Setup of run 1:
// measure_sys
module measure_sys(
	input            sys_clk,
	input            sys_rst_n,
	input      [7:0] askdemod_data,    
	input      [9:0] fsk_demod,        
	input      [7:0] pskdemod_data,    
	output     [7:0] demod_data,
	output     [7:0] uart_mod_type,
	output    [15:0] uart_demod_fre,
	output     [7:0] uart_mod_depth,
	output reg [7:0] uart_delta_freq
);
Size: roughly 12000 cells after synthesis, ~540 flip-flops, about 76 I/O pins, roughly 91000 um2 of cells after synthesis.
make LEC_CHECK=0 CAP_MARGIN=15 CELL_PAD_IN_SITES_DETAIL_PLACEMENT=1 CORE_MARGIN=9 CORE_UTILIZATION=41 CTS_CLUSTER_DIAMETER=373 MAX_ROUTING_LAYER=met4 PLACE_DENSITY=0.92 SETUP_SLACK_MARGIN=-2.0 SLEW_MARGIN=20 finish   # period 78.7 ns
run.sh (not shown) runs the stock make flow with config.mk's settings and CLKGATE_MAP_FILE=.
In the summary table, run 1 is marked failed, with error GRT-0232 raised in global routing.
Input-level comparison between run 2 and run 1:
==> flow/config.mk <==
export PLATFORM = sky130hd
export DESIGN_NAME = measure_sys
export DESIGN_NICKNAME = measure_sys
export VERILOG_FILES = /design/flow/design.v
export SDC_FILE = /design/flow/constraint.sdc
export NUM_CORES = 4
export LEC_CHECK = 0
export CAP_MARGIN = 20
export CORE_MARGIN = 2
export CORE_UTILIZATION = 40
export SLEW_MARGIN = 20
==> flow/constraint.sdc <==
create_clock -name core_clock -period 90.8 [get_ports {sys_clk}]
set_input_delay 18.1600 -clock core_clock [delete_from_list [all_inputs] [get_ports {sys_clk}]]
set_output_delay 18.1600 -clock core_clock [all_outputs]
set_load 0.01 [all_outputs]
--- outcome ---
As far as top-level port count is concerned, run 2 and run 1 perform about the same. When run 2 is set beside run 1, its core region area turns out to be about 3% larger. Looking at fraction of the core area occupied by cells at floorplan across run 2 and run 1, the one that comes out lower is run 2. Status: gate count of the mapped netlist parity (run 2, run 1). Diff run 1 -> run 2: HPWL after detailed placement lower, setup slack at placement now larger, synthesized area stayed essentially flat, height of the die shows a reduction of 1.7%, floorplan die area went down by about 3.3%. Run 2 — total placed cells including tap cells 72 higher, run 1 as reference. Looking at the logs for run 2 and run 1, the single run that did not finish was run 1. Run 1 | ERROR | global routing.
What run 3 does differently from run 2 at the input level:
-- flow/config.mk --
<<< run 2, line 8
>>> run 3, line 8
export ABC_AREA = 1
<<< run 2, line 10
export CORE_UTILIZATION = 40
>>> run 3, line 11
export CORE_UTILIZATION = 70
export CTS_CLUSTER_DIAMETER = 227
export PLACE_DENSITY = 0.65
==> flow/constraint.sdc <==
create_clock -name core_clock -period 69.8 [get_ports {sys_clk}]
set_input_delay 13.9600 -clock core_clock [delete_from_list [all_inputs] [get_ports {sys_clk}]]
set_output_delay 13.9600 -clock core_clock [all_outputs]
set_load 0.01 [all_outputs]
Findings:
The instance count on the critical path number comes out higher for run 3 vs run 2.
Core utilization ended up 31 points higher on run 3 than on run 2.
Post-route standard cell area excluding fillers: run 3 and run 2 compared, lower one is run 3
Required time at the endpoint of the critical path in run 3 is 21.01 ns below run 2.
From run 2 to run 3 the numbers moved as follows: routed length on met3 rose 110%, final worst slack fell 13.07 ns, non-clock buffer count fell 30.
The reported net switching power of run 3 exceeds that of run 2 by 0.066 mW.
For run 4, these inputs were changed with respect to run 3:
-- flow/config.mk --
<<< run 3, line 11
export CORE_UTILIZATION = 70
export CTS_CLUSTER_DIAMETER = 227
export PLACE_DENSITY = 0.65
>>> run 4, line 11
export CORE_UTILIZATION = 69
==> flow/constraint.sdc <==
create_clock -name core_clock -period 46.9 [get_ports {sys_clk}]
set_input_delay 9.3800 -clock core_clock [delete_from_list [all_inputs] [get_ports {sys_clk}]]
set_output_delay 9.3800 -clock core_clock [all_outputs]
set_load 0.01 [all_outputs]
==> comparison <==
Looking at post-route worst hold slack across run 3 and run 4, the one that comes out lower is run 4. Compared with run 3, run 4 ends up with more cell area. Compared with run 3, run 4 shows a number of standard cells in the layout, taps in and fillers out that is 1.6% higher. Run 4 vs. run 3: filler cell count in the final layout now sits lower, combinational group share of total power now smaller. Diff run 3 -> run 4: overall fraction of global-route tracks in use lower; logic gate fraction of the total cell area went down; growth of design area from synthesis to finish went up.
No activity file was given, so power comes from the tool's default toggle rates.
